$ cat design.v
module AMBA_APB(
  input logic pclk,
  input logic prst_n,
  input logic [4:0] paddr,
  input logic pselx,
  input logic penable,
  input logic pwrite,
  input logic [31:0] pwdata,
  output logic pready,
  output logic [31:0] prdata
);
  reg [31:0] mem[31:0];
  typedef enum {
    IDLE    = 0,
    SETUP   = 1,
    ACCESS  = 2,
    XXX     = 3
  } state_e;
  state_e state, next;
  always_ff @(posedge pclk or negedge prst_n)
    if (!prst_n)  state <= IDLE;
    else          state <= next;
  always_comb begin
    next = XXX;
    case (state)
      IDLE: begin
        if (pselx & !penable) next = SETUP;
        else                  next = IDLE;
      end
      SETUP: begin
        if (penable & pselx)  next = ACCESS;
      end
      ACCESS: begin
        if (pready)           next = IDLE;
        else                  next = ACCESS;
      end
      default: begin
        next = IDLE;
      end
    endcase
  end
  always_ff @(posedge pclk or negedge prst_n) begin
    if (!prst_n) begin
      pready <= 0;
      prdata <= 0;
    end
    else begin
      if (next == ACCESS) begin
        if (pwrite) begin
          mem[paddr] <= pwrite ? pwdata : mem[paddr];
        end
        else begin
          prdata     <= mem[paddr];
        end
        pready       <= 1;
      end
      else begin
        pready       <= 0;
      end
    end
  end
endmodule
$ cat constraint.sdc
create_clock -name core_clock -period 2.03 [get_ports {pclk}]
set_input_delay 0.4060 -clock core_clock [delete_from_list [all_inputs] [get_ports {pclk}]]
set_output_delay 0.4060 -clock core_clock [all_outputs]
set_load 0.01 [all_outputs]
$ cat config.mk
export PLATFORM = sky130hd
export DESIGN_NAME = AMBA_APB
export DESIGN_NICKNAME = AMBA_APB
export VERILOG_FILES = /design/flow/design.v
export SDC_FILE = /design/flow/constraint.sdc
export NUM_CORES = 4
export LEC_CHECK = 0
export ABC_AREA = 1
export CAP_MARGIN = 20
export CELL_PAD_IN_SITES_DETAIL_PLACEMENT = 0
export CELL_PAD_IN_SITES_GLOBAL_PLACEMENT = 1
export CORE_ASPECT_RATIO = 0.92
export CORE_MARGIN = 2
export CORE_UTILIZATION = 70
export CTS_CLUSTER_SIZE = 72
export GPL_ROUTABILITY_DRIVEN = 1
export MIN_ROUTING_LAYER = met1
export PLACE_DENSITY_LB_ADDON = 0.21
export SLEW_MARGIN = 20
export TNS_END_PERCENT = 40
$ cat run.sh
#!/bin/bash
# the make line also repeats each setting of config.mk as NAME=value (left out here)
make -C /OpenROAD-flow-scripts/flow DESIGN_CONFIG=/design/flow/config.mk WORK_HOME=/design/flow/orfs CLKGATE_MAP_FILE= finish
==> results.txt, run 1 <==
flow finished, numbers: status=finished with violations, SO Viols=setup timing, buffers plus inverters on the worst setup path=4, Power, Total=46.9 mW, Arr. time, crit path=2.86 ns, Chip Area=62900 um2, Port Buffers=74, mux frac, synth=0%, Area growth syn-to-layout=23.9%, TNS Setup=-324.90 ns, register bit total from synthesis=1061, worst r2r src=state[1], VDD IR max=1.19 mV, Worst Max-Slew Pin Slew=0.797 ns, CP max stage cell=nor3_4, crit path capture=mem[21][4], Skew-Pair Late Insertion Delay=0.68 ns, CP Capture Type=flop, max-slew violation count=0, Num CTS Buffers=98, Via density=7.13, first-pass GRT wire length=202000 um, post-synthesis xor/xnor area fraction=0%, clk buf depth=3, GRT Overall Usage=44.8%, share of power burned in registers=52.4%, CP peak stage delay=0.43 ns, Synth top cell by count=edfxtp_1, worst clock skew=0.0219 ns, net switching power figure=11.1 mW, Distinct cells, synth=22, Post-DRT Antenna Nets=0, drt pass-1 iters=11, TritonCTS sink count=1061, Reg2Reg Depth=9, final net count=3947, crit-path cells=inv_2, nor2_4, nor2_4, nor3_4, nand3_4, buf_12, buf_16, nor3_4, buf_12, final instance area=52800 um2, Log Warnings=30, DRT iter0 DRCs=6720, DRC violations left=0, Commonest flop=edfxtp_1, Hold Path Sink=state[3], Die Wd=261 um, GR Overflow Total=0, routed length per placed instance=31.9 um, reg2reg end=mem[21][4], crit path max fanout=19, Finish-stage setup viols=1069, Filler cells=2337, Int Pwr=35.9 mW, EDFF count, synth=1024, Cell area leaders=edfxtp_1 72%, nand2_1 7.9%, nand3_1 5.9%, initial antenna violation count=6, io pins=75, hold_sp=pselx, post-synth top area cell=edfxtp_1, Mapped Cells=3511, final setup margin=-0.475 ns, DPL Wire Length=81600 um, yosys aoi share=0.0352%, Setup CP Type=reg -> reg, FP Util=71.0%, Tmin final=2.50 ns, hold path depth=4, ys cells=3511, Commonest cells post-synth=1024 x edfxtp_1, 903 x nand2_1, 504 x nand3_1, vias in the first global route=32200, top-area cell type share of the netlist area=72.1%, CTS tree=built, sequential power=24.6 mW, RSZ-0062 raised after global routing=true, final hold viol count=0, Worst Setup SP=state[1], Clock Power Share=39.5%, Post-synth seq share=74.3%, Clock Tree Root=clkbuf_16, Synth logic family=simple AND/OR/NAND/NOR gates, logic area=10200 um2, register area=31700 um2, simple share=22.8%, CP delay by family, top=simple AND/OR/NAND/NOR gates, Clock transition at path regs=0.06 ns, CP Data Required Time=2.39 ns, total of max-cap violations=0, Clk. pwr=18.5 mW, Top Consumer=registers, final WL=153000 um, Mapped Nets=3553, leakage=20.5 nW, final period utilization=123%, Chip Area, Yosys=42600 um2, Core ar.=60000 um2, yosys adder share=0%, P_comb=3.84 mW, power density cells=888 nW/um2, asr flop ratio synth=3.49%, synthesized cell area=42600 um2, R2R Setup Slk=-0.47 ns, synth warn=2, gpl congestion=0.946, f_max=399 MHz, H-Tree Depth=3, largest net degree at the start of global routing=67, Comb power frac=8.2%, Worst setup SP type=flop, Die H=241 um, via count of the routed design=34000, Sw Ratio=23.6%, Avg Cell Area, Syn=12.1 um2, worst hold-check path type=in -> reg, Rows=86, Placed Instance Area=48100 um2, Max-slew headroom=46.7%, Crit. path cell count=9
==> repair_timing <==
| item | in CTS | in global routing |
|---|---|---|
| hold buffers | 1 | 0 |
| buffers inserted | 29 | 25 |
| pin swaps | 13 | 6 |
| gates resized | 54 | 51 |
| endpoints found under the setup margin | 1068 | 1075 |
| hold endpoints to repair | 36 | 0 |
| cloned | 16 | 25 |
==> layer usage <==
layer | wire [um] | up-vias | GRT usage (%)
met5 | 52 | - | 0
li1 | - | 13400 | -
met4 | 13300 | 8 | 27.5
met2 | 67100 | 3889 | 68.2
met3 | 27000 | 1006 | 13.5
met1 | 45100 | 15700 | 57.3
==> metrics by stage <==
stage / instances / utilization (%) / worst slack, ns / hold slack (ns)
finish: 4775 / 88.0 / -0.475 / 0.417
global placement: 4504 / 80.1 / -0.912 / 0.436
floorplan: 3511 / - / -0.724 / 0.110
CTS: 4727 / 86.5 / -0.266 / 0.402
global route: 4774 / 88.0 / -0.488 / 0.451
detailed placement: 4504 / 80.1 / -0.948 / 0.463
==> cell type report <==
class,count,area share (%)
antenna,1,0.00474
clock buffer,129,5.03
clock inverter,48,0.843
inverter,48,0.376
multi-input combinational,2161,19.4
sequential,1061,59.9
tap,792,1.88
timing repair buffer,535,12.5
==> run 2, diff against run 1 <==
Settings changed: CELL_PAD_IN_SITES_DETAIL_PLACEMENT 0 to unset, CELL_PAD_IN_SITES_GLOBAL_PLACEMENT 1 to unset, CORE_ASPECT_RATIO 0.92 to unset, CTS_CLUSTER_SIZE 72 to 16, GPL_ROUTABILITY_DRIVEN 1 to unset, MIN_ROUTING_LAYER met1 to unset, PLACE_DENSITY set to 0.6, PLACE_DENSITY_LB_ADDON 0.21 to unset, TNS_END_PERCENT 40 to unset.
Clock period 2.03 ns to 1.96 ns, I/O delays scaled along.
==> run 2 against run 1 <==
Effect of this change: the layout still fails its checks (setup timing); die size is essentially flat; wire length grew 0.37%; critical path depth grew 4; clock-buffer cell count is the same; sequential cell count is the same; non-clock buffer count shrank 18; critical path type is now in -> reg.
==> results.txt, run 2 <==
flow finished, numbers: post-synthesis xor/xnor area fraction=0% (unchanged), ys cells=3511 (unchanged), Port Buffers=74 (unchanged), Worst Setup SP=paddr[3], Synth top cell by count=edfxtp_1, Max-slew headroom=50.5% (+3.7 points), via count of the routed design=33900 (-0.35%), Clk. pwr=19.8 mW (+7%), Core ar.=60200 um2 (+0.34%), DPL Wire Length=88900 um (+9.0%), f_max=417 MHz, Worst Max-Slew Pin Slew=0.743 ns (-0.0543 ns), net switching power figure=11.6 mW (+4.6%), Hold Path Sink=state[3], Comb power frac=8.4% (+0.2 points), GRT Overall Usage=48.0% (+3.3 points), P_comb=4.16 mW (+8.3%), asr flop ratio synth=3.49% (unchanged), Reg2Reg Depth=11 (+2), Worst setup SP type=primary input, Log Warnings=34 (+13%), Int Pwr=37.8 mW (+5.4%), first-pass GRT wire length=215000 um (+6.4%), Die Wd=251 um (-4.0%), Via density=7.12 (about the same), vias in the first global route=32400 (+0.83%), sequential power=25.4 mW (+3%), post-synth top area cell=edfxtp_1, register bit total from synthesis=1061 (unchanged), VDD IR max=0.865 mV (-28%), Mapped Cells=3511 (unchanged), Arr. time, crit path=2.96 ns (+0.10 ns), final WL=153000 um (+0.37%), worst clock skew=0.0281 ns (+0.00617 ns), io pins=75 (unchanged), power density cells=929 nW/um2 (+4.7%), top-area cell type share of the netlist area=72.1% (unchanged), reg2reg end=mem[5][26], RSZ-0062 raised after global routing=true, Tmin final=2.40 ns, Area growth syn-to-layout=24.6%, CP delay by family, top=simple AND/OR/NAND/NOR gates, CP Capture Type=flop, R2R Setup Slk=-0.33 ns (+0.14 ns), simple share=22.8% (unchanged), FP Util=70.8% (-0.24 points), TritonCTS sink count=1061 (unchanged), Die H=251 um (+4.2%), Num CTS Buffers=102 (+4.1%), Finish-stage setup viols=1055 (-1.3%), final hold viol count=0 (unchanged), gpl congestion=0.960 (+1.4%), Clock Tree Root=clkbuf_16, leakage=20.6 nW (+0.49%), yosys aoi share=0.0352% (unchanged), TNS Setup=-147.21 ns (+177.68 ns), Crit. path cell count=13 (+4), Sw Ratio=23.4% (-0.12 points), Rows=90 (+4.7%), H-Tree Depth=3 (unchanged), initial antenna violation count=4 (-2), worst r2r src=state[1], Clock Power Share=40.0% (+0.5 points), Cell area leaders=edfxtp_1 72%, nand2_1 7.9%, nand3_1 5.9%, Synth logic family=simple AND/OR/NAND/NOR gates, Chip Area=62900 um2 (about the same), buffers plus inverters on the worst setup path=4 (unchanged), max-slew violation count=0 (unchanged), Post-synth seq share=74.3% (unchanged), crit path capture=prdata[19], DRC violations left=0 (unchanged), EDFF count, synth=1024 (unchanged), Clock transition at path regs=0.06 ns (about the same), SO Viols=setup timing, share of power burned in registers=51.5% (-0.9 points), CP max stage cell=dlygate4sd2_1, Commonest flop=edfxtp_1, synthesized cell area=42600 um2 (unchanged), status=finished with violations, Skew-Pair Late Insertion Delay=0.70 ns (+0.02 ns), DRT iter0 DRCs=6538 (-2.7%), yosys adder share=0% (unchanged), drt pass-1 iters=11 (unchanged), clk buf depth=3 (unchanged), total of max-cap violations=0 (unchanged), hold path depth=4 (unchanged), final setup margin=-0.437 ns (+0.0377 ns), CP Data Required Time=2.52 ns (+0.13 ns), final net count=3934 (-0.33%), mux frac, synth=0% (unchanged), final period utilization=122% (-1.1 points), Avg Cell Area, Syn=12.1 um2 (unchanged), Top cell by count, worst path=nand2_1, crit path max fanout=22 (+3), Setup CP Type=in -> reg, Setup Slack @ Placement=-1.01 ns (-0.0605 ns), Chip Area, Yosys=42600 um2 (unchanged), Distinct cells, synth=22 (unchanged), hold_sp=pselx, crit-path cells=dlygate4sd2_1, buf_4, buf_4, nor2_4, buf_4, nand3_1, nand2_1, nor2_1, nand2_1, nor2_1, nand3_1, nand2_1, nand2_1, Top Consumer=registers, synth warn=2 (unchanged), CTS tree=built, CP peak stage delay=0.33 ns (-0.10 ns), largest net degree at the start of global routing=49 (-27%), Post-DRT Antenna Nets=0 (unchanged), GR Overflow Total=0 (unchanged), Commonest cells post-synth=1024 x edfxtp_1, 903 x nand2_1, 504 x nand3_1, routed length per placed instance=32.1 um (+0.62%), worst hold-check path type=in -> reg, Mapped Nets=3553 (unchanged)
-- run 2: timing repair --
action,CTS,global route
buffers inserted,39,15
hold endpoints to repair,36,0
gates resized,95,42
setup endpoints to repair,1089,1081
pin swaps,19,8
cloned,19,14
hold buffers,1,0
-- run 2: final cells by class --
| type | instances | area, um2 |
|---|---|---|
| sequential | 1061 | 31700 |
| multi-input combinational | 2162 | 10300 |
| fill | 2509 | 7130 |
| timing repair buffer | 517 | 6620 |
| clock buffer | 129 | 2670 |
| tap | 782 | 978 |
| clock inverter | 60 | 624 |
| inverter | 48 | 199 |
| antenna | 4 | 10.0 |
-- run 2: routing by layer --
metal	up-vias	global-route usage (%)	wire length [um]
met2	3765	69.9	65200
met3	831	17.8	28700
met4	4	25.5	11400
met1	15800	64.1	47700
li1	13500	-	-
met5	-	0	82
-- run 2: through the flow --
stage                     cell area [um2]  total power [mW]  util (%)  instances  hold WS (ns)
after floorplan                     43200              27.2         -       3511        0.0964
after global placement              48200              29.6      80.0       4484         0.422
after detailed placement            48200              29.6      80.0       4484         0.444
after CTS                           52700              48.9      87.4       4731         0.379
after global routing                53100              50.1      88.1       4760         0.439
final                               53100              49.3      88.2       4763         0.406
==> run 3, diff against run 2 <==
Settings changed: ABC_AREA 1 to unset, CELL_PAD_IN_SITES_DETAIL_PLACEMENT set to 0, CORE_MARGIN 2 to 3, CTS_CLUSTER_DIAMETER set to 205, CTS_CLUSTER_SIZE 16 to 13, MAX_ROUTING_LAYER set to met4, MIN_ROUTING_LAYER set to met1, PLACE_DENSITY 0.6 to unset, PLACE_DENSITY_LB_ADDON set to 0.28, SLEW_MARGIN 20 to 35.
Clock period 1.96 ns to 2.44 ns, I/O delays scaled along.
==> run 3 against run 2 <==
Effect of this change: now clean on timing, DRC and antenna; global-route usage rose by 2.0 points; clock-buffer cell count rose by 27; total power fell by 25%; synthesized cell count fell by 35%; sequential share of layout area rose by 6.2 points; largest cell class unchanged; critical path type is now reg -> reg; combinational power fell by 26%; non-clock buffer count fell by 27.
==> results.txt, run 3 <==
flow finished, numbers: status=complete, no violations, final hold slack=0.119 ns (-0.287 ns), Commonest cells post-synth=1024 x edfxtp_1, 307 x a22oi_1, 124 x and3_1, mux frac, synth=0.660% (+0.66 points), P_comb=3.06 mW (-26%), Area growth syn-to-layout=21.4%, Rows=86 (-4.4%), Reg2Reg Depth=7 (-4), share of power burned in registers=55.4% (+3.9 points), TritonCTS sink count=1061 (unchanged), Num CTS Buffers=91 (-11%), first-pass GRT wire length=200000 um (-6.7%), Filler cells=2159 (-14%), final net count=2780 (-29%), crit path max fanout=20 (-9.1%), DPL Wire Length=85900 um (-3.4%), post-synthesis xor/xnor area fraction=0% (unchanged), Distinct cells, synth=70 (+220%), Chip Area=59500 um2 (-5.4%), Mapped Nets=2331 (-34%), Power, Total=37.0 mW (-25%), worst r2r src=state[2], total of max-cap violations=0 (unchanged), R2R Setup Slk=0.06 ns (+0.39 ns), Layout Cells excl Fill=3562 (-25%), routed length per placed instance=40.0 um (+25%), Synth top cell by count=edfxtp_1, Avg Cell Area, Syn=17.3 um2 (+43%), Setup CP Type=reg -> reg, Skew-Pair Late Insertion Delay=0.68 ns (-0.02 ns), DRT iter0 DRCs=5985 (-8.5%), Die H=244 um (-2.7%), synthesized cell area=39600 um2 (-7.0%), yosys adder share=0% (unchanged), Sw Ratio=23.1% (-0.39 points), Die Wd=244 um (-2.7%), GRT Overall Usage=50.1% (+2.0 points), Clock Power Share=36.3% (-3.7 points), Synth logic family=AND-OR/OR-AND gates, Cell area leaders=edfxtp_1 78%, a22oi_1 5.8%, dfrtp_1 2.3%, register bit total from synthesis=1061 (unchanged), Via density=7.91 (+11%), VDD IR max=1.11 mV (+28%), top-area cell type share of the netlist area=77.6% (+5.5 points), crit-path cells=a21oi_1, nor2_1, nor2_1, nand3_4, buf_12, nor3_4, buf_12, Post-CTS Hold Fix Bufs=0 (-1), Clock Tree Root=clkbuf_16, Worst Max-Slew Pin Slew=0.938 ns (+0.195 ns), via count of the routed design=28200 (-17%), buffers plus inverters on the worst setup path=2 (-2), yosys aoi share=9.82% (+9.8 points), drt pass-1 iters=9 (-2), Log Warnings=28 (-18%), Worst setup SP type=flop, synth warn=2 (unchanged), gpl congestion=0.999 (+4.1%), io pins=75 (unchanged), Max-slew headroom=35.8% (-15 points), CP Capture Type=flop, crit path capture=mem[25][16], final hold viol count=0 (unchanged), Chip Area, Yosys=39600 um2 (-7.0%), clk buf depth=3 (unchanged), power density cells=769 nW/um2 (-17%), Arr. time, crit path=2.73 ns (-0.23 ns), ys cells=2289 (-35%), CP max stage cell=dfrtp_1, Core ar.=55500 um2 (-7.8%), CP peak stage delay=0.45 ns (+0.12 ns), simple share=7.71% (-15 points), TNS Setup=0 ns (+147.21 ns), Clock transition at path regs=0.06 ns (about the same), Placed Cells=3391 (-24%), worst clock skew=0.0254 ns (-0.00271 ns), largest net degree at the start of global routing=38 (-22%), Tmin final=2.38 ns, Comb power frac=8.3% (about the same), register area=31700 um2 (about the same), CP delay by family, top=simple AND/OR/NAND/NOR gates, H-Tree Depth=3 (unchanged), Post-DRT Antenna Nets=0 (unchanged), Post-synth seq share=79.9% (+5.6 points), post-synth top area cell=edfxtp_1, initial antenna violation count=6 (+2), EDFF count, synth=1024 (unchanged), Mapped Cells=2289 (-35%), Finish-stage setup viols=0 (-100%), max-slew violation count=0 (unchanged), f_max=419 MHz, net switching power figure=8.54 mW (-26%), sequential power=20.5 mW (-19%), Worst Setup SP=state[2], asr flop ratio synth=3.49% (unchanged), Port Buffers=74 (unchanged), logic area=7710 um2 (-25%), fin util=86.7% (-1.5 points), Crit. path cell count=7 (-6), Int Pwr=28.5 mW (-25%), CP Data Required Time=2.79 ns (+0.27 ns), GR Overflow Total=0 (unchanged), reg2reg end=mem[25][16], final WL=143000 um (-6.8%), Top Consumer=registers, FP Util=71.4% (+0.62 points), leakage=16.6 nW (-20%), Commonest flop=edfxtp_1, vias in the first global route=28200 (-13%), Clk. pwr=13.5 mW (-32%), DRC violations left=0 (unchanged), CTS tree=built, final period utilization=97.7% (-25 points), worst hold-check path type=in -> async, RSZ-0062 raised after global routing=false
==> run 3: final cells by class <==
type                    count  area share (%)
diodes                      7          0.0364
clock buffers             156            5.24
clock inverters             6           0.153
inverters                  12          0.0936
multi-input cells        1082            16.0
flip-flops and latches   1061            65.8
well taps                 748            1.94
repair buffers            490            10.7
==> run 3: timing repair <==
| item | CTS | global route |
|---|---|---|
| pin swaps | 1 | 1 |
| gates resized | 0 | 4 |
| endpoints found under the setup margin | 5 | 66 |
| endpoints found under the hold margin | 0 | 0 |
| buffers inserted | 0 | 2 |
==> run 3: stage by stage <==
stage          worst slack [ns]  cell area (um2)
6_report                 0.0560            48100
5_1_grt                  0.0376            48100
4_1_cts                  0.0417            48100
3_5_place_dp             -0.448            45500
3_3_place_gp             -0.385            45500
2_1_floorplan            -0.327            40000
==> run 3: metal layers <==
| metal | track usage, % | up-vias | part of all wire, % |
|---|---|---|---|
| li1 | - | 10300 | - |
| met3 | 18.5 | 1094 | 19 |
| met1 | 60.8 | 13100 | 29 |
| met2 | 70.2 | 3673 | 43 |
| met4 | 35.3 | 0 | 9.9 |
| met5 | - | - | 0 |
==> run 4, diff against run 3 <==
Settings changed: ABC_AREA set to 0, CELL_PAD_IN_SITES_DETAIL_PLACEMENT 0 to 2, CELL_PAD_IN_SITES_GLOBAL_PLACEMENT set to 1, CORE_ASPECT_RATIO set to 0.56, CORE_MARGIN 3 to 8, CORE_UTILIZATION 70 to 16, CTS_CLUSTER_DIAMETER 205 to unset, CTS_CLUSTER_SIZE 13 to unset, GPL_ROUTABILITY_DRIVEN set to 1, HOLD_SLACK_MARGIN set to 0.12, MAX_ROUTING_LAYER met4 to unset, MIN_ROUTING_LAYER met1 to met2, PLACE_DENSITY_LB_ADDON 0.28 to 0.21, SLEW_MARGIN 35 to 20, TNS_END_PERCENT set to 35.
Clock period 2.44 ns to 2.18 ns, I/O delays scaled along.
==> run 4 against run 3 <==
Effect of this change: now fails the layout checks on setup timing; critical path depth is 1 higher; worst setup slack worse by 0.29 ns; die size went up to 4.4 times the previous value; register-to-register slack worse by 0.29 ns; sequential cell count stayed put; global-route usage is 27 points lower; largest power group unchanged; total power is 25% higher; first-iteration DRC count is 3.8% lower; sequential power is 12% higher.
==> results.txt, run 4 <==
flow finished, numbers: Mapped Cells=2289 (unchanged), post-synth top area cell=edfxtp_1, Distinct cells, synth=70 (unchanged), Num CTS Buffers=99 (+8.8%), Reg2Reg Depth=8 (+1), Clk. pwr=18.9 mW (+40%), CP Data Required Time=2.60 ns (-0.19 ns), GR Overflow Total=0 (unchanged), drt pass-1 iters=8 (-1), Arr. time, crit path=2.83 ns (+0.10 ns), initial antenna violation count=1 (-5), final hold slack=0.431 ns (+0.312 ns), SO Viols=setup timing, Tmin final=2.41 ns (+0.0277 ns), total of max-cap violations=0 (unchanged), worst r2r src=state[2], DRC violations left=0 (unchanged), max-slew violation count=0 (unchanged), post-synthesis xor/xnor area fraction=0% (unchanged), crit path max fanout=17 (-15%), CP max stage cell=dfrtp_1, crit-path cells=nor3b_2, nor2_2, nor2_2, nand3_4, buf_12, clkbuf_16, nor3_4, buf_12, vias in the first global route=41200 (+46%), CP Capture Type=flop, Rows=136 (+58%), Comb power frac=9.2% (+0.9 points), Max-slew headroom=41.9% (+6.0 points), GRT Overall Usage=23.3% (-27 points), Avg Cell Area, Syn=17.3 um2 (unchanged), Int Pwr=34.0 mW (+19%), Core ar.=246000 um2 (+340%), gpl congestion=0.861 (-14%), CTS tree=built, Log Warnings=30 (+7.1%), top-area cell type share of the netlist area=77.6% (unchanged), f_max=415 MHz (-1.2%), Commonest cells post-synth=1024 x edfxtp_1, 307 x a22oi_1, 124 x and3_1, VDD IR max=0.615 mV (-45%), yosys adder share=0% (unchanged), power density cells=832 nW/um2 (+8.2%), Placed Instance Area=50300 um2 (+11%), fin util=22.5% (-64 points), Via density=5.49 (-31%), share of power burned in registers=49.9% (-5.5 points), Crit. path cell count=8 (+1), final setup margin=-0.232 ns (-0.288 ns), Die Wd=681 um (+180%), Synth top cell by count=edfxtp_1, Port Buffers=74 (unchanged), DRT iter0 DRCs=5757 (-3.8%), mux frac, synth=0.660% (unchanged), Synth logic family=AND-OR/OR-AND gates, DPL Wire Length=137000 um (+60%), Cell area leaders=edfxtp_1 78%, a22oi_1 5.8%, dfrtp_1 2.3%, Worst Max-Slew Pin Slew=0.872 ns (-0.0662 ns), sequential power=23.0 mW (+12%), Sw Ratio=26.3% (+3.3 points), H-Tree Depth=3 (unchanged), final period utilization=111% (+13 points), reg2reg end=mem[4][27], synth warn=2 (unchanged), clk buf depth=3 (unchanged), leakage=18.5 nW (+12%), status=finished with violations, Worst setup SP type=flop, buffers plus inverters on the worst setup path=3 (+1), final net count=2992 (+7.6%), final WL=215000 um (+51%), Chip Area=265000 um2 (+340%), FP Util=16.1% (-55 points), final hold viol count=0 (unchanged), net switching power figure=12.2 mW (+42%), Clock Power Share=40.9% (+4.6 points), Finish-stage setup viols=955 (+955), Top Consumer=registers, Mapped Nets=2331 (unchanged), Worst Setup SP=state[2], Area growth syn-to-layout=39.8%, first-pass GRT wire length=276000 um (+38%), routed length per placed instance=33.7 um (-16%), register bit total from synthesis=1061 (unchanged), via count of the routed design=35100 (+25%), CP delay by family, top=simple AND/OR/NAND/NOR gates, simple share=7.71% (unchanged), asr flop ratio synth=3.49% (unchanged), Die H=389 um (+59%), Chip Area, Yosys=39600 um2 (unchanged), Post-synth seq share=79.9% (unchanged), worst clock skew=0.0582 ns (+0.0328 ns), Post-DRT Antenna Nets=0 (unchanged), Power, Total=46.2 mW (+25%), yosys aoi share=9.82% (unchanged), R2R Setup Slk=-0.23 ns (-0.29 ns), Clock Tree Root=clkbuf_16, P_comb=4.24 mW (+39%), Skew-Pair Late Insertion Delay=0.78 ns (+0.10 ns), TNS Setup=-89.74 ns (-89.74 ns), largest net degree at the start of global routing=33 (-13%), synthesized cell area=39600 um2 (unchanged), worst hold-check path type=in -> async, TritonCTS sink count=1061 (unchanged), final instance area=55400 um2 (+15%), ys cells=2289 (unchanged), Setup CP Type=reg -> reg, Clock transition at path regs=0.07 ns (about the same), RSZ-0062 raised after global routing=true, CP peak stage delay=0.43 ns (-0.02 ns), io pins=75 (unchanged), Commonest flop=edfxtp_1, EDFF count, synth=1024 (unchanged), crit path capture=mem[4][27]
run 4: repair_timing:
| action | in CTS | in global routing |
|---|---|---|
| setup buffers | 31 | 23 |
| cloned | 10 | 16 |
| hold buffers | 1 | 0 |
| gates resized | 68 | 87 |
| hold endpoints to repair | 16 | 0 |
| endpoints found under the setup margin | 837 | 1043 |
| pin swaps | 19 | 28 |
run 4: area by class of cell:
cell class	instances	area (um2)
Fill cell	26200	190000
Sequential cell	1061	31700
Timing Repair Buffer	694	8140
Multi-Input combinational cell	1082	8090
Tap cell	3312	4140
Clock buffer	126	2650
Clock inverter	61	589
Antenna cell	36	90.1
Inverter	12	48.8
run 4: stage by stage:
step | instances | worst slack (ns)
global route | 6348 | -0.287
CTS | 6311 | -0.168
finish | 6384 | -0.232
detailed placement | 6084 | -1.38
global placement | 6084 | -1.43
floorplan | 2289 | -0.264
run 4: metal layers:
layer | GRT usage (%) | wire (um)
met1 | - | 0
met2 | 22.2 | 89300
met3 | 37.8 | 111000
met4 | 3.09 | 9070
met5 | 19.9 | 6030
==> run 5, diff against run 4 <==
Settings changed: ABC_AREA 0 to unset, CELL_PAD_IN_SITES_DETAIL_PLACEMENT 2 to unset, CELL_PAD_IN_SITES_GLOBAL_PLACEMENT 1 to unset, CORE_ASPECT_RATIO 0.56 to unset, CORE_MARGIN 8 to 2, CORE_UTILIZATION 16 to 40, GPL_ROUTABILITY_DRIVEN 1 to unset, HOLD_SLACK_MARGIN 0.12 to unset, MIN_ROUTING_LAYER met2 to unset, PLACE_DENSITY set to 0.6, PLACE_DENSITY_LB_ADDON 0.21 to unset, TNS_END_PERCENT 35 to unset.
Clock period 2.18 ns to 5.46 ns, I/O delays scaled along.
==> run 5 against run 4 <==
Effect of this change: clock power fell by about 60%; sequential cell count unchanged; critical path depth is 2 lower; clock-buffer cell count rose by 11; design area decreased by 17%; clock skew fell by 0.019 ns; wire length shrank 35%; utilization rose by 24 points; synthesized area did not move; now clean on timing, DRC and antenna.
==> results.txt, run 5 <==
flow finished, numbers: post-cts resize count=0 (-100%), GRT Overall Usage=27.2% (+3.8 points), Worst Max-Slew Pin Slew=1.26 ns (+0.392 ns), Placed Cells=3652 (-40%), Distinct cells, synth=70 (unchanged), DPL Wire Length=82000 um (-40%), Chip Area=102000 um2 (-62%), Clock transition at path regs=0.06 ns (about the same), Max-slew headroom=15.5% (-26 points), initial antenna violation count=2 (+1), final net count=2518 (-16%), Die Wd=319 um (-53%), Area growth syn-to-layout=16.5%, Int Pwr=13.8 mW (-59%), ys cells=2289 (unchanged), leakage=15.1 nW (-18%), crit path capture=mem[14][15], P_comb=1.11 mW (-74%), worst r2r src=state[2], FP Util=40.3% (+24 points), net switching power figure=4.02 mW (-67%), CP Capture Type=flop, Power, Total=17.8 mW (-61%), TNS Setup=0 ns (+89.74 ns), Die H=319 um (-18%), Num CTS Buffers=107 (+8.1%), io pins=75 (unchanged), Port Buffers=74 (unchanged), CP peak stage delay=0.81 ns (+0.38 ns), Top Consumer=registers, yosys adder share=0% (unchanged), post-synth top area cell=edfxtp_1, status=complete, no violations, total of max-cap violations=0 (unchanged), top-area cell type share of the netlist area=77.6% (unchanged), EDFF count, synth=1024 (unchanged), Avg Cell Area, Syn=17.3 um2 (unchanged), clk buf depth=3 (unchanged), Rows=115 (-15%), Core ar.=98300 um2 (-60%), post-CTS setup buffer count=0 (-100%), f_max=258 MHz, Skew-Pair Late Insertion Delay=0.70 ns (-0.08 ns), Clock Tree Root=clkbuf_16, final period utilization=70.9% (-40 points), Crit. path cell count=6 (-2), max-slew violation count=0 (unchanged), gpl congestion=0.903 (+4.9%), Cell area leaders=edfxtp_1 78%, a22oi_1 5.8%, dfrtp_1 2.3%, R2R Setup Slk=2.05 ns (+2.28 ns), Mapped Cells=2289 (unchanged), CTS tree=built, worst clock skew=0.0396 ns (-0.0186 ns), Synth logic family=AND-OR/OR-AND gates, Setup CP Type=in -> reg, power density cells=385 nW/um2 (-54%), final instance area=46200 um2 (-17%), asr flop ratio synth=3.49% (unchanged), Finish-stage setup viols=0 (-100%), Reg2Reg Depth=7 (-1), RSZ-0062 raised after global routing=false, Post-DRT Antenna Nets=0 (unchanged), yosys aoi share=9.82% (unchanged), Arr. time, crit path=4.25 ns (+1.42 ns), hold path depth=1, Post-synth seq share=79.9% (unchanged), Via density=6.50 (+18%), Clock Power Share=42.2% (+1.3 points), hold_sp=state[3], Worst setup SP type=primary input, Placed Instance Area=42600 um2 (-15%), largest net degree at the start of global routing=39 (+18%), Tmin final=3.87 ns, crit-path cells=buf_2, buf_4, nand2_4, nor3_4, nor2b_4, buf_12, Hold Path Sink=state[0], Sw Ratio=22.6% (-3.8 points), via count of the routed design=25000 (-29%), Synth top cell by count=edfxtp_1, Commonest flop=edfxtp_1, Commonest cells post-synth=1024 x edfxtp_1, 307 x a22oi_1, 124 x and3_1, DRT iter0 DRCs=3991 (-31%), buffers plus inverters on the worst setup path=3 (unchanged), mux frac, synth=0.660% (unchanged), Worst Setup SP=paddr[2], DRC violations left=0 (unchanged), simple share=7.71% (unchanged), TritonCTS sink count=1061 (unchanged), VDD IR max=0.308 mV (-50%), GR Overflow Total=0 (unchanged), share of power burned in registers=51.6% (+1.7 points), Chip Area, Yosys=39600 um2 (unchanged), CP max stage cell=nor2b_4, post-synthesis xor/xnor area fraction=0% (unchanged), CP Data Required Time=5.84 ns (+3.24 ns), Mapped Nets=2331 (unchanged), routed length per placed instance=36.3 um (+7.7%), synthesized cell area=39600 um2 (unchanged), synth warn=2 (unchanged), worst hold-check path type=reg -> reg, crit path max fanout=38 (+21), drt pass-1 iters=8 (unchanged), Post-CTS Hold Fix Bufs=0 (-1), final WL=140000 um (-35%), vias in the first global route=24400 (-41%), Layout Cells excl Fill=3856 (-40%), register bit total from synthesis=1061 (unchanged), CP delay by family, top=simple AND/OR/NAND/NOR gates, reg2reg end=mem[30][3], first-pass GRT wire length=193000 um (-30%), Comb power frac=6.2% (-3.0 points), Log Warnings=27 (-10%), final hold viol count=0 (unchanged), sequential power=9.19 mW (-60%), Clk. pwr=7.51 mW (-60%), H-Tree Depth=3 (unchanged)
-- run 5: metal layers --
metal	GRT usage (%)	vias up	share of wire, %
li1	-	9809	-
met1	36.4	12900	37
met2	42.0	1971	46
met3	6.21	387	12
met4	12.8	2	5.0
met5	0	-	0.0079
-- run 5: area by class of cell --
class                   instances  area (um2)
clock buffers                 137        2890
inverters                      12        45.0
well taps                    1287        1610
repair buffers                212        1730
fillers                      8235       52100
diodes                          1        2.50
multi-input cells            1082        7530
flip-flops and latches       1061       31700
clock inverters                64         716
-- run 5: per-stage QoR --
step	util, %	hold WS, ns	worst slack [ns]
floorplan	-	0.425	0.846
global placement	43.4	0.433	1.09
detailed placement	43.4	0.453	0.989
CTS	47.1	0.458	1.69
global route	47.0	0.484	1.59
finish	47.0	0.455	1.59
==> run 6, diff against run 5 <==
Settings changed: CELL_PAD_IN_SITES_DETAIL_PLACEMENT set to 0, CELL_PAD_IN_SITES_GLOBAL_PLACEMENT set to 0, CORE_UTILIZATION 40 to 42, MIN_ROUTING_LAYER set to met1, PLACE_DENSITY 0.6 to unset, PLACE_DENSITY_LB_ADDON set to 0.09, TNS_END_PERCENT set to 65.
Clock period 5.46 ns to 3.95 ns, I/O delays scaled along.
==> run 6 against run 5 <==
Effect of this change: synthesized cell count stayed put; total power grew 37%; sequential share of layout area down 1.3 points; clock power is 34% higher; die size is 4.7% lower; combinational power is 45% higher; wire length up 2.8%; sequential cell count unchanged; clock-buffer cell count up 23; clock skew shrank 0.018 ns; critical endpoint is now prdata[10]; largest cell class unchanged.
==> results.txt, run 6 <==
flow finished, numbers: Arr. time, crit path=3.85 ns (-0.40 ns), DRT iter0 DRCs=3778 (-5.3%), drt pass-1 iters=7 (-1), post-synthesis xor/xnor area fraction=0% (unchanged), Clock Power Share=41.3% (-0.9 points), asr flop ratio synth=3.49% (unchanged), CTS tree=built, CP peak stage delay=0.59 ns (-0.22 ns), Clock Tree Root=clkbuf_16, total of max-cap violations=0 (unchanged), VDD IR max=0.358 mV (+16%), post-cts resize count=0 (unchanged), DPL Wire Length=88600 um (+8.0%), Top cell by count, worst path=buf_4, FP Util=42.4% (+2.1 points), Mapped Nets=2331 (unchanged), largest net degree at the start of global routing=38 (-2.6%), Rows=112 (-2.6%), Comb power frac=6.6% (+0.4 points), Log Warnings=28 (+3.7%), post-CTS setup buffer count=0 (unchanged), sequential power=12.7 mW (+38%), Synth top cell by count=edfxtp_1, CP Data Required Time=4.54 ns (-1.30 ns), Worst Setup SP=paddr[4], Setup CP Type=in -> reg, ys cells=2289 (unchanged), Mapped Cells=2289 (unchanged), f_max=306 MHz, yosys adder share=0% (unchanged), vias in the first global route=24000 (-1.6%), CP delay by family, top=simple AND/OR/NAND/NOR gates, via count of the routed design=24800 (-1.0%), final period utilization=82.7% (+12 points), leakage=15.6 nW (+3.1%), Sw Ratio=22.6% (+0.066 points), power density cells=518 nW/um2 (+34%), Max-slew headroom=22.2% (+6.7 points), Cell area leaders=edfxtp_1 78%, a22oi_1 5.8%, dfrtp_1 2.3%, first-pass GRT wire length=196000 um (+1.7%), final WL=144000 um (+2.8%), Die H=311 um (-2.4%), routed length per placed instance=36.7 um (+1.3%), final hold viol count=0 (unchanged), DRC violations left=0 (unchanged), worst r2r src=state[2], GR Overflow Total=0 (unchanged), RSZ-0062 raised after global routing=false, Clk. pwr=10.1 mW (+34%), Area growth syn-to-layout=18.8%, fin util=50.4% (+3.4 points), Synth logic family=AND-OR/OR-AND gates, Int Pwr=18.9 mW (+37%), Skew-Pair Late Insertion Delay=0.71 ns (about the same), net switching power figure=5.52 mW (+37%), post-synth top area cell=edfxtp_1, synthesized cell area=39600 um2 (unchanged), Clock transition at path regs=0.06 ns (about the same), Crit. path cell count=9 (+3), status=complete, no violations, worst hold-check path type=in -> async, TritonCTS sink count=1061 (unchanged), io pins=75 (unchanged), worst clock skew=0.0211 ns (-0.0185 ns), Setup Slack @ Placement=0.0835 ns (-0.906 ns), Via density=6.34 (-2.4%), Finish-stage setup viols=0 (unchanged), Top Consumer=registers, Die Wd=311 um (-2.4%), Avg Cell Area, Syn=17.3 um2 (unchanged), buffers plus inverters on the worst setup path=3 (unchanged), CP Capture Type=flop, yosys aoi share=9.82% (unchanged), Port Buffers=74 (unchanged), top-area cell type share of the netlist area=77.6% (unchanged), final net count=2604 (+3.4%), Post-DRT Antenna Nets=0 (unchanged), Commonest flop=edfxtp_1, synth warn=2 (unchanged), Core ar.=93500 um2 (-4.9%), reg2reg end=mem[25][16], Chip Area, Yosys=39600 um2 (unchanged), gpl congestion=0.906 (+0.25%), crit path capture=prdata[10], Post-synth seq share=79.9% (unchanged), Post-CTS Hold Fix Bufs=0 (unchanged), max-slew violation count=0 (unchanged), GRT Overall Usage=29.3% (+2.2 points), crit-path cells=buf_2, buf_4, or4bb_1, nor2_1, a2111oi_0, buf_4, nand4_1, nor3_1, o21ai_1, EDFF count, synth=1024 (unchanged), initial antenna violation count=5 (+3), Worst Max-Slew Pin Slew=1.17 ns (-0.0987 ns), Tmin final=3.27 ns, crit path max fanout=25 (-34%), Commonest cells post-synth=1024 x edfxtp_1, 307 x a22oi_1, 124 x and3_1, H-Tree Depth=3 (unchanged), register bit total from synthesis=1061 (unchanged), Worst setup SP type=primary input, mux frac, synth=0.660% (unchanged), Num CTS Buffers=109 (+1.9%), final setup margin=0.683 ns (-0.906 ns), Chip Area=96900 um2 (-4.7%), P_comb=1.61 mW (+45%), simple share=7.71% (unchanged), share of power burned in registers=52.1% (+0.5 points), CP max stage cell=or4bb_1, Distinct cells, synth=70 (unchanged), clk buf depth=3 (unchanged), Reg2Reg Depth=7 (unchanged), R2R Setup Slk=1.17 ns (-0.88 ns)
-- run 6: layer usage --
layer | part of all wire [%] | track usage, %
met5 | 0 | 0
met4 | 4.1 | 11.0
met3 | 9.0 | 5.04
met2 | 46 | 46.3
met1 | 41 | 40.9
-- run 6: final cells by class --
| class | count | area [um2] |
|---|---|---|
| well taps | 1254 | 1570 |
| inverters | 12 | 45.0 |
| repair buffers | 296 | 2720 |
| multi-input cells | 1082 | 7590 |
| clock buffers | 160 | 3080 |
| fillers | 7755 | 46400 |
| diodes | 1 | 2.50 |
| flip-flops and latches | 1061 | 31700 |
| clock inverters | 46 | 405 |
-- run 6: through the flow --
stage / area, um2 / setup TNS [ns] / power, mW / hold WS, ns / std cells
2_1_floorplan: 39700 / -196.31 / 13.4 / 0.425 / 2289
3_3_place_gp: 43600 / 0 / 14.5 / 0.434 / 3705
3_5_place_dp: 43600 / 0 / 14.5 / 0.464 / 3705
4_1_cts: 47100 / 0 / 24.5 / 0.340 / 3911
5_1_grt: 47100 / 0 / 25.0 / 0.371 / 3911
6_report: 47100 / 0 / 24.4 / 0.346 / 3912
==> run 7, diff against run 6 <==
Settings changed: ABC_AREA set to 0, CAP_MARGIN 20 to 30, CELL_PAD_IN_SITES_GLOBAL_PLACEMENT 0 to 1, CORE_ASPECT_RATIO set to 0.56, CORE_UTILIZATION 42 to 72, CTS_CLUSTER_SIZE set to 49, GPL_ROUTABILITY_DRIVEN set to 1, PLACE_DENSITY_LB_ADDON 0.09 to unset, TNS_END_PERCENT 65 to 40.
Clock period 3.95 ns to 1.95 ns, I/O delays scaled along.
==> run 7 against run 6 <==
Effect of this change: the layout now fails its checks (setup timing); die size shrank 41%; wire length grew 23%; sequential power grew 100%; first-iteration DRC count grew 130%; synthesized cell count is the same.
==> results.txt, run 7 <==
flow finished, numbers: R2R Setup Slk=-0.47 ns (-1.64 ns), SO Viols=setup timing, Commonest flop=edfxtp_1, Setup Slack @ Placement=-1.23 ns (-1.32 ns), Chip Area, Yosys=39600 um2 (unchanged), VDD IR max=1.38 mV (+290%), Clock Power Share=37.7% (-3.6 points), vias in the first global route=27900 (+16%), asr flop ratio synth=3.49% (unchanged), Worst setup SP type=primary input, Synth top cell by count=edfxtp_1, Mapped Nets=2331 (unchanged), CP peak stage delay=0.57 ns (-0.02 ns), Clock Tree Root=clkbuf_16, Max-slew headroom=37.6% (+15 points), simple share=7.71% (unchanged), max-slew violation count=0 (unchanged), Sw Ratio=24.7% (+2.0 points), RSZ-0062 raised after global routing=true, Int Pwr=36.4 mW (+93%), crit-path cells=buf_4, or2_2, nor2_1, buf_4, a21oi_1, nand4_1, nor4_1, buf_4, o21ai_1, CP max stage cell=a21oi_1, final WL=176000 um (+23%), DPL Wire Length=95300 um (+7.6%), hold path depth=3, f_max=413 MHz, worst r2r src=mem[23][18], final net count=2898 (+11%), CP Capture Type=flop, Synth logic family=AND-OR/OR-AND gates, post-synth top area cell=edfxtp_1, DRC violations left=0 (unchanged), Clk. pwr=18.2 mW (+80%), Die H=180 um (-42%), synthesized cell area=39600 um2 (unchanged), sequential power=25.6 mW (+100%), drt pass-1 iters=14 (+7), crit path capture=prdata[9], first-pass GRT wire length=210000 um (+6.9%), largest net degree at the start of global routing=38 (unchanged), Area growth syn-to-layout=27.0%, Placed Instance Area=45700 um2 (+4.6%), status=finished with violations, Finish-stage setup viols=1086 (+1086), CP delay by family, top=simple AND/OR/NAND/NOR gates, CP Data Required Time=2.52 ns (-2.02 ns), share of power burned in registers=53.1% (+1.0 points), initial antenna violation count=12 (+7), crit path max fanout=13 (-48%), Rows=64 (-43%), Chip Area=57000 um2 (-41%), via count of the routed design=32000 (+29%), Commonest cells post-synth=1024 x edfxtp_1, 307 x a22oi_1, 124 x and3_1, Crit. path cell count=9 (unchanged), H-Tree Depth=3 (unchanged), Log Warnings=34 (+21%), final instance area=50300 um2 (+6.9%), TritonCTS sink count=1061 (unchanged), post-synthesis xor/xnor area fraction=0% (unchanged), total of max-cap violations=0 (unchanged), final period utilization=124% (+41 points), final setup margin=-0.470 ns (-1.15 ns), worst hold-check path type=in -> reg, Core ar.=54500 um2 (-42%), DRT iter0 DRCs=8830 (+130%), hold_sp=pselx, yosys adder share=0% (unchanged), mux frac, synth=0.660% (unchanged), Via density=8.74 (+38%), Clock transition at path regs=0.07 ns (about the same), gpl congestion=1.04 (+15%), Comb power frac=9.2% (+2.6 points), worst clock skew=0.0344 ns (+0.0133 ns), Avg Cell Area, Syn=17.3 um2 (unchanged), final hold viol count=0 (unchanged), Tmin final=2.42 ns, Num CTS Buffers=87 (-20%), synth warn=2 (unchanged), buffers plus inverters on the worst setup path=3 (unchanged), Setup CP Type=in -> reg, register bit total from synthesis=1061 (unchanged), Top cell by count, worst path=buf_4, Post-DRT Antenna Nets=0 (unchanged), Mapped Cells=2289 (unchanged), Arr. time, crit path=2.99 ns (-0.86 ns), Reg2Reg Depth=7 (unchanged), Worst Max-Slew Pin Slew=0.933 ns (-0.232 ns), Post-synth seq share=79.9% (unchanged), reg2reg end=prdata[18], yosys aoi share=9.82% (unchanged), Cell area leaders=edfxtp_1 78%, a22oi_1 5.8%, dfrtp_1 2.3%, Hold Path Sink=state[1], io pins=75 (unchanged), Top Consumer=registers, Die Wd=318 um (+2.0%), EDFF count, synth=1024 (unchanged), top-area cell type share of the netlist area=77.6% (unchanged), ys cells=2289 (unchanged), leakage=17.7 nW (+13%), routed length per placed instance=48.2 um (+31%), GRT Overall Usage=53.7% (+24 points), P_comb=4.46 mW (+180%), net switching power figure=11.9 mW (+120%), Worst Setup SP=paddr[3], CTS tree=built, power density cells=959 nW/um2 (+85%), Port Buffers=74 (unchanged), Skew-Pair Late Insertion Delay=0.71 ns (about the same), clk buf depth=3 (unchanged), Distinct cells, synth=70 (unchanged), GR Overflow Total=0 (unchanged), FP Util=72.7% (+30 points)
-- run 7: routing by layer --
layer  wire length, um  up-vias  share of wire, %  global-route usage [%]
met3             42800     1673                24                    30.3
li1                  -    10600                 -                       -
met2             65700     5061                37                    71.9
met5               466        -              0.26                       0
met1             49000    14700                28                    70.9
met4             18300       21                10                    27.5
-- run 7: metrics by stage --
step / hold slack, ns / power, mW / util (%) / TNS [ns] / std cells
finish: 0.464 / 48.3 / 92.3 / -213.99 / 3661
global route: 0.497 / 48.5 / 92.3 / -247.72 / 3651
CTS: 0.436 / 46.8 / 89.7 / -148.40 / 3592
detailed placement: 0.474 / 29.8 / 83.7 / -749.98 / 3420
global placement: 0.431 / 29.7 / 83.7 / -706.69 / 3419
floorplan: 0.0944 / 27.3 / - / -466.24 / 2289
-- run 7: repair_timing --
item | 4_1_cts | 5_1_grt
hold buffers | 1 | 0
gates resized | 80 | 71
pin swaps | 15 | 14
endpoints found under the hold margin | 14 | 0
cloned | 2 | 36
endpoints found under the setup margin | 1080 | 1087
setup buffers | 13 | 22
-- run 7: final cells by class --
type	instances	area [um2]
antenna	10	25.0
clock buffer	114	2380
clock inverter	44	360
fill	1523	4190
inverter	12	45.0
multi-input combinational	1082	8010
sequential	1061	31700
tap	726	908
timing repair buffer	612	6940
==> run 8, diff against run 7 <==
Settings changed: ABC_AREA 0 to 1, CAP_MARGIN 30 to 20, CELL_PAD_IN_SITES_GLOBAL_PLACEMENT 1 to 0, CTS_CLUSTER_SIZE 49 to unset.
==> run 8 against run 7 <==
Effect of this change: still fails the layout checks on setup timing; global-route usage decreased by 2.7 points; synthesized cell count increased by 53%; largest cell class unchanged; design area increased by 4.7%; maximum frequency decreased by 5.7%; first-iteration DRC count decreased by 12%; total power decreased by 2.4%; sequential share of layout area decreased by 2.8 points; worst setup slack got worse by 0.15 ns; non-clock buffer count decreased by 53; critical path depth unchanged; via count increased by 10%; utilization decreased by 1.9 points.
==> results.txt, run 8 <==
flow finished, numbers: TritonCTS sink count=1061 (unchanged), P_comb=4.38 mW (-2%), crit-path cells=nor2_2, nor2_2, nor3_2, buf_4, nand3_4, buf_6, nor4_4, buf_4, bufbuf_16, register bit total from synthesis=1061 (unchanged), GRT Overall Usage=51.1% (-2.7 points), routed length per placed instance=34.1 um (-29%), DPL Wire Length=91000 um (-4.5%), initial antenna violation count=5 (-7), largest net degree at the start of global routing=72 (+89%), net switching power figure=11.6 mW (-2.4%), Arr. time, crit path=2.94 ns (-0.05 ns), Avg Cell Area, Syn=12.1 um2 (-30%), yosys aoi share=0.0352% (-9.8 points), Core ar.=58300 um2 (+6.9%), Worst setup SP type=flop, final setup margin=-0.615 ns (-0.145 ns), Num CTS Buffers=86 (-1.1%), Worst Max-Slew Pin Slew=0.725 ns (-0.208 ns), Crit. path cell count=9 (unchanged), Port Buffers=74 (unchanged), post-synth top area cell=edfxtp_1, Chip Area, Yosys=42600 um2 (+7.6%), synthesized cell area=42600 um2 (+7.6%), Power, Total=47.1 mW (-2.4%), worst hold-check path type=in -> reg, Hold Path Sink=state[3], FP Util=73.1% (+0.44 points), Die Wd=329 um (+3.7%), R2R Setup Slk=-0.61 ns (-0.15 ns), Top Consumer=registers, share of power burned in registers=54.3% (+1.2 points), Post-synth seq share=74.3% (-5.6 points), worst clock skew=0.0270 ns (-0.00742 ns), Log Warnings=32 (-5.9%), final instance area=52700 um2 (+4.7%), Worst Setup SP=pready, ys cells=3511 (+53%), total of max-cap violations=0 (unchanged), reg2reg end=mem[5][21], final WL=163000 um (-7.6%), Tmin final=2.56 ns (+0.145 ns), final period utilization=132% (+7.4 points), post-synthesis xor/xnor area fraction=0% (unchanged), Rows=66 (+3.1%), RSZ-0062 raised after global routing=true, crit path capture=mem[5][21], Distinct cells, synth=22 (-69%), Mapped Nets=3553 (+52%), drt pass-1 iters=14 (unchanged), buffers plus inverters on the worst setup path=4 (+1), Finish-stage setup viols=1088 (+0.18%), CP peak stage delay=0.43 ns (-0.14 ns), EDFF count, synth=1024 (unchanged), DRT iter0 DRCs=7773 (-12%), Clock transition at path regs=0.08 ns (about the same), gpl congestion=0.975 (-6.3%), final net count=3961 (+37%), first-pass GRT wire length=219000 um (+4.5%), Die H=186 um (+3.6%), asr flop ratio synth=3.49% (unchanged), VDD IR max=1.02 mV (-26%), power density cells=893 nW/um2 (-6.8%), CP Data Required Time=2.33 ns (-0.19 ns), sequential power=25.6 mW (about the same), Int Pwr=35.5 mW (-2.5%), fin util=90.4% (-1.9 points), Setup CP Type=reg -> reg, CP max stage cell=dfrtp_1, CP Capture Type=flop, leakage=20.5 nW (+16%), status=finished with violations, final hold viol count=0 (unchanged), vias in the first global route=32900 (+18%), Synth logic family=simple AND/OR/NAND/NOR gates, DRC violations left=0 (unchanged), Max-slew headroom=51.5% (+14 points), io pins=75 (unchanged), hold path depth=4 (+1), GR Overflow Total=0 (unchanged), Area growth syn-to-layout=23.6%, Placed Instance Area=48500 um2 (+6.2%), Commonest cells post-synth=1024 x edfxtp_1, 903 x nand2_1, 504 x nand3_1, Synth top cell by count=edfxtp_1, CTS tree=built, f_max=390 MHz (-5.7%), Skew-Pair Late Insertion Delay=0.68 ns (-0.03 ns), worst r2r src=pready, via count of the routed design=35200 (+10%), Clock Tree Root=clkbuf_16, Cell area leaders=edfxtp_1 72%, nand2_1 7.9%, nand3_1 5.9%, hold_sp=pselx, Setup Slack @ Placement=-1.16 ns (+0.0689 ns), max-slew violation count=0 (unchanged), Clk. pwr=17.2 mW (-5%), Sw Ratio=24.7% (about the same), synth warn=2 (unchanged), CP delay by family, top=simple AND/OR/NAND/NOR gates, Commonest flop=edfxtp_1, top-area cell type share of the netlist area=72.1% (-5.5 points), crit path max fanout=8 (-5), Comb power frac=9.3% (about the same), H-Tree Depth=3 (unchanged), mux frac, synth=0% (-0.66 points), SO Viols=setup timing, Mapped Cells=3511 (+53%), Chip Area=61300 um2 (+7.4%), Via density=7.37 (-16%), yosys adder share=0% (unchanged), Post-DRT Antenna Nets=0 (unchanged), Clock Power Share=36.4% (-1.3 points), clk buf depth=3 (unchanged), Reg2Reg Depth=9 (+2), simple share=22.8% (+15 points)
==> run 8: stage by stage <==
stage	hold WS, ns	cells	TNS [ns]
global placement	0.434	4524	-1014.99
floorplan	0.0944	3511	-743.98
detailed placement	0.436	4524	-988.47
global route	0.481	4773	-436.85
CTS	0.449	4748	-293.92
finish	0.452	4775	-412.41
==> run 8: repair_timing <==
| action | 4_1_cts | 5_1_grt |
|---|---|---|
| gates cloned | 17 | 17 |
| pin swaps | 26 | 5 |
| endpoints found under the setup margin | 1087 | 1089 |
| resized | 85 | 45 |
| hold buffers | 1 | 0 |
| buffers inserted | 51 | 8 |
| endpoints found under the hold margin | 36 | 0 |
==> run 8: per-layer routing <==
metal	vias to the layer above	routed length, um	part of all wire [%]	global-route usage [%]
met2	4379	65400	40	71.3
met3	1008	35500	22	24.8
met1	16300	49500	30	67.2
met4	9	12400	7.6	25.6
met5	-	273	0.17	2.10
li1	13500	-	-	-
==> run 8: cell type report <==
class | instances | area (um2)
antenna | 4 | 10.0
clock buffer | 111 | 2350
clock inverter | 47 | 269
fill | 2089 | 5580
inverter | 48 | 194
multi-input combinational | 2163 | 10400
sequential | 1061 | 31700
tap | 782 | 978
timing repair buffer | 559 | 6880
==> run 9, diff against run 8 <==
Settings changed: CORE_UTILIZATION 72 to 71, PLACE_DENSITY_LB_ADDON set to 0.24.
Clock period 1.95 ns to 2.68 ns, I/O delays scaled along.
==> run 9 against run 8 <==
Effect of this change: now clean on timing, DRC and antenna; wire length decreased by 16%; clock-buffer cell count increased by 7; worst setup slack improved by 0.74 ns; sequential power decreased by 28%; non-clock buffer count decreased by 140; synthesized cell count unchanged; synthesized area unchanged; total power decreased by 24%; sequential share of layout area increased by 2.0 points; cell count decreased by 2.7%; sequential cell count unchanged; utilization decreased by 4.8 points; critical path type is now in -> reg; critical endpoint is now prdata[9]; largest cell class unchanged; largest power group unchanged.
==> results.txt, run 9 <==
flow finished, numbers: Filler cells=2688 (+29%), drt pass-1 iters=9 (-5), ant diodes=0 (-4), total of max-cap violations=0 (unchanged), Mapped Cells=3511 (unchanged), Core ar.=59600 um2 (+2.2%), net switching power figure=8.15 mW (-30%), Avg Cell Area, Syn=12.1 um2 (unchanged), Skew-Pair Late Insertion Delay=0.69 ns (about the same), crit path capture=prdata[9], top-area cell type share of the netlist area=72.1% (unchanged), crit-path cells=clkdlybuf4s50_1, buf_4, nor2_4, inv_1, nor2_4, nand2_1, nand2_1, nor2_1, nand2_1, nor2_1, buf_4, nand3_1, nand2_1, nand2_1, sequential power=18.5 mW (-28%), clk buf depth=3 (unchanged), via count of the routed design=32300 (-8.3%), R2R Setup Slk=0.34 ns (+0.95 ns), P_comb=2.92 mW (-33%), Worst setup SP type=primary input, asr flop ratio synth=3.49% (unchanged), Crit. path cell count=14 (+5), Sw Ratio=22.7% (-2.0 points), CTS tree=built, Commonest flop=edfxtp_1, FP Util=71.5% (-1.6 points), Clk. pwr=14.4 mW (-16%), Port Buffers=74 (unchanged), Arr. time, crit path=3.16 ns (+0.22 ns), Clock transition at path regs=0.07 ns (about the same), Int Pwr=27.7 mW (-22%), Rows=67 (+1.5%), first-pass GRT wire length=202000 um (-7.9%), Setup CP Type=in -> reg, crit path max fanout=17 (+9), synthesized cell area=42600 um2 (unchanged), final WL=137000 um (-16%), leakage=19.6 nW (-4.1%), Top cell by count, worst path=nand2_1, reg2reg end=mem[26][13], GR Overflow Total=0 (unchanged), Clock Power Share=40.1% (+3.7 points), Worst Max-Slew Pin Slew=0.840 ns (+0.115 ns), Placed Cells=4479 (-0.99%), H-Tree Depth=3 (unchanged), Reg2Reg Depth=7 (-2), Via density=6.94 (-5.7%), worst clock skew=0.0360 ns (+0.00893 ns), GRT Overall Usage=44.8% (-6.3 points), status=complete, no violations, Synth logic family=simple AND/OR/NAND/NOR gates, vias in the first global route=31700 (-3.7%), mux frac, synth=0% (unchanged), Mapped Nets=3553 (unchanged), register bit total from synthesis=1061 (unchanged), buffers plus inverters on the worst setup path=4 (unchanged), Log Warnings=28 (-13%), Post-DRT Antenna Nets=0 (unchanged), power density cells=702 nW/um2 (-21%), share of power burned in registers=51.8% (-2.5 points), simple share=22.8% (unchanged), io pins=75 (unchanged), CP Capture Type=flop, Die Wd=331 um (+0.69%), gpl congestion=0.949 (-2.7%), DRT iter0 DRCs=6132 (-21%), CP delay by family, top=simple AND/OR/NAND/NOR gates, Clock Tree Root=clkbuf_16, yosys adder share=0% (unchanged), Finish-stage setup viols=0 (-100%), Num CTS Buffers=88 (+2.3%), Commonest cells post-synth=1024 x edfxtp_1, 903 x nand2_1, 504 x nand3_1, Chip Area=62100 um2 (+1.4%), TritonCTS sink count=1061 (unchanged), DRC violations left=0 (unchanged), post-synthesis xor/xnor area fraction=0% (unchanged), fin util=85.6% (-4.8 points), routed length per placed instance=29.5 um (-14%), max-slew violation count=0 (unchanged), worst hold-check path type=in -> async, synth warn=2 (unchanged), Max-slew headroom=43.8% (-7.7 points), Post-synth seq share=74.3% (unchanged), Worst Setup SP=paddr[0], final setup margin=0.126 ns (+0.741 ns), Cell area leaders=edfxtp_1 72%, nand2_1 7.9%, nand3_1 5.9%, CP max stage cell=clkdlybuf4s50_1, worst r2r src=pready, Chip Area, Yosys=42600 um2 (unchanged), Post-CTS Hold Fix Bufs=0 (-1), Tmin final=2.55 ns, Area growth syn-to-layout=19.7%, final hold viol count=0 (unchanged), Layout Cells excl Fill=4647 (-2.7%), RSZ-0062 raised after global routing=false, Comb power frac=8.1% (-1.2 points), largest net degree at the start of global routing=82 (+14%), f_max=392 MHz, ys cells=3511 (unchanged), DPL Wire Length=83400 um (-8.4%), post-synth top area cell=edfxtp_1, register area=31700 um2 (unchanged), logic area=10200 um2 (-1.3%), final net count=3821 (-3.5%), CP Data Required Time=3.28 ns (+0.95 ns), final period utilization=95.3% (-36 points), yosys aoi share=0.0352% (unchanged), VDD IR max=0.550 mV (-46%), initial antenna violation count=0 (-5), Setup Slack @ Placement=-0.474 ns (+0.689 ns), Die H=187 um (+0.69%), Distinct cells, synth=22 (unchanged), CP peak stage delay=0.57 ns (+0.14 ns), Synth top cell by count=edfxtp_1, Top Consumer=registers, EDFF count, synth=1024 (unchanged)
==> run 9: area by class of cell <==
| class | instances | share of cell area, % |
|---|---|---|
| clock buffer | 118 | 4.84 |
| clock inverter | 47 | 1.43 |
| inverter | 48 | 0.375 |
| multi-input combinational | 2161 | 20.1 |
| sequential | 1061 | 62.1 |
| tap | 793 | 1.94 |
| timing repair buffer | 419 | 9.27 |
==> run 9: metrics by stage <==
| step | power (mW) | cell area, um2 | hold slack, ns | setup TNS, ns |
|---|---|---|---|---|
| floorplan | 19.9 | 43100 | 0.240 | -105.44 |
| global placement | 21.6 | 47800 | 0.420 | -157.57 |
| detailed placement | 21.6 | 47800 | 0.440 | -165.95 |
| CTS | 35.7 | 51000 | 0.0544 | 0 |
| global route | 36.5 | 51000 | 0.0780 | 0 |
| finish | 35.8 | 51000 | 0.0668 | 0 |
==> run 9: what timing repair did <==
item,4_1_cts,5_1_grt
resized,0,0
endpoints found under the setup margin,0,1
setup buffers,0,3
==> run 9: routing by layer <==
metal	wire, um	track usage, %	up-vias	share of wire [%]
li1	-	-	13200	-
met1	46000	61.8	15100	34
met2	59000	64.2	3355	43
met3	24100	15.7	600	18
met4	7860	23.1	0	5.7
met5	0	0	-	0
==> run 10, diff against run 9 <==
Settings changed: ABC_AREA 1 to unset, CELL_PAD_IN_SITES_DETAIL_PLACEMENT 0 to 2, CELL_PAD_IN_SITES_GLOBAL_PLACEMENT 0 to unset, CORE_ASPECT_RATIO 0.56 to unset, CORE_MARGIN 2 to 5, CORE_UTILIZATION 71 to 51, GPL_TIMING_DRIVEN set to 0, HOLD_SLACK_MARGIN set to -0.02, MAX_ROUTING_LAYER set to met4, MIN_ROUTING_LAYER met1 to unset, PLACE_DENSITY set to 0.75, PLACE_DENSITY_LB_ADDON 0.24 to unset, SLEW_MARGIN 20 to 5, TNS_END_PERCENT 40 to unset.
Clock period 2.68 ns to 4.98 ns, I/O delays scaled along.
==> run 10 against run 9 <==
Effect of this change: the flow now stops in 5_1_grt; die size increased by 34%; synthesized cell count decreased by 35%; synthesized area decreased by 7.0%.
==> results.txt, run 10 <==
run metrics: Commonest flop=edfxtp_1, EDFF count, synth=1024 (unchanged), Commonest cells post-synth=1024 x edfxtp_1, 307 x a22oi_1, 124 x and3_1, Synth logic family=AND-OR/OR-AND gates, register bit total from synthesis=1061 (unchanged), Num CTS Buffers=109 (+24%), H-Tree Depth=3 (unchanged), post-cts resize count=0 (unchanged), DPL Wire Length=141000 um (+70%), asr flop ratio synth=3.49% (unchanged), yosys aoi share=9.82% (+9.8 points), FP Util=51.3% (-20 points), Post-synth seq share=79.9% (+5.6 points), Clock Tree Root=clkbuf_16, Cell area leaders=edfxtp_1 78%, a22oi_1 5.8%, dfrtp_1 2.3%, Port Buffers=73 (-1.4%), top-area cell type share of the netlist area=77.6% (+5.5 points), Mapped Cells=2289 (-35%), Avg Cell Area, Syn=17.3 um2 (+43%), post-synth top area cell=edfxtp_1, synthesized cell area=39600 um2 (-7.0%), Chip Area=83400 um2 (+34%), Core ar.=77200 um2 (+30%), post-CTS setup buffer count=0 (unchanged), Mapped Nets=2331 (-34%), Post-CTS Hold Fix Bufs=0 (unchanged), status=aborted with a tool error, Distinct cells, synth=70 (+220%), Synth top cell by count=edfxtp_1, simple share=7.71% (-15 points), Placed Instance Area=43500 um2 (-8.9%), ys cells=2289 (-35%), Placed Cells=3549 (-21%), mux frac, synth=0.660% (+0.66 points), Failed at=5_1_grt, gpl congestion=0.973 (+2.6%), Die Wd=289 um (-13%), TritonCTS sink count=1061 (unchanged), io pins=75 (unchanged), clk buf depth=3 (unchanged), yosys adder share=0% (unchanged), synth warn=2 (unchanged), Rows=102 (+52%), Die H=289 um (+54%), post-synthesis xor/xnor area fraction=0% (unchanged), Chip Area, Yosys=39600 um2 (-7.0%)
==> run 10: metrics by stage <==
| stage | setup WS, ns | power (mW) |
|---|---|---|
| after CTS | 0.119 | 20.6 |
| after global placement | -6.47 | 11.4 |
| after floorplan | 0.462 | 10.7 |
| after detailed placement | -0.497 | 11.7 |
Power is estimated from default activity; no workload was simulated.
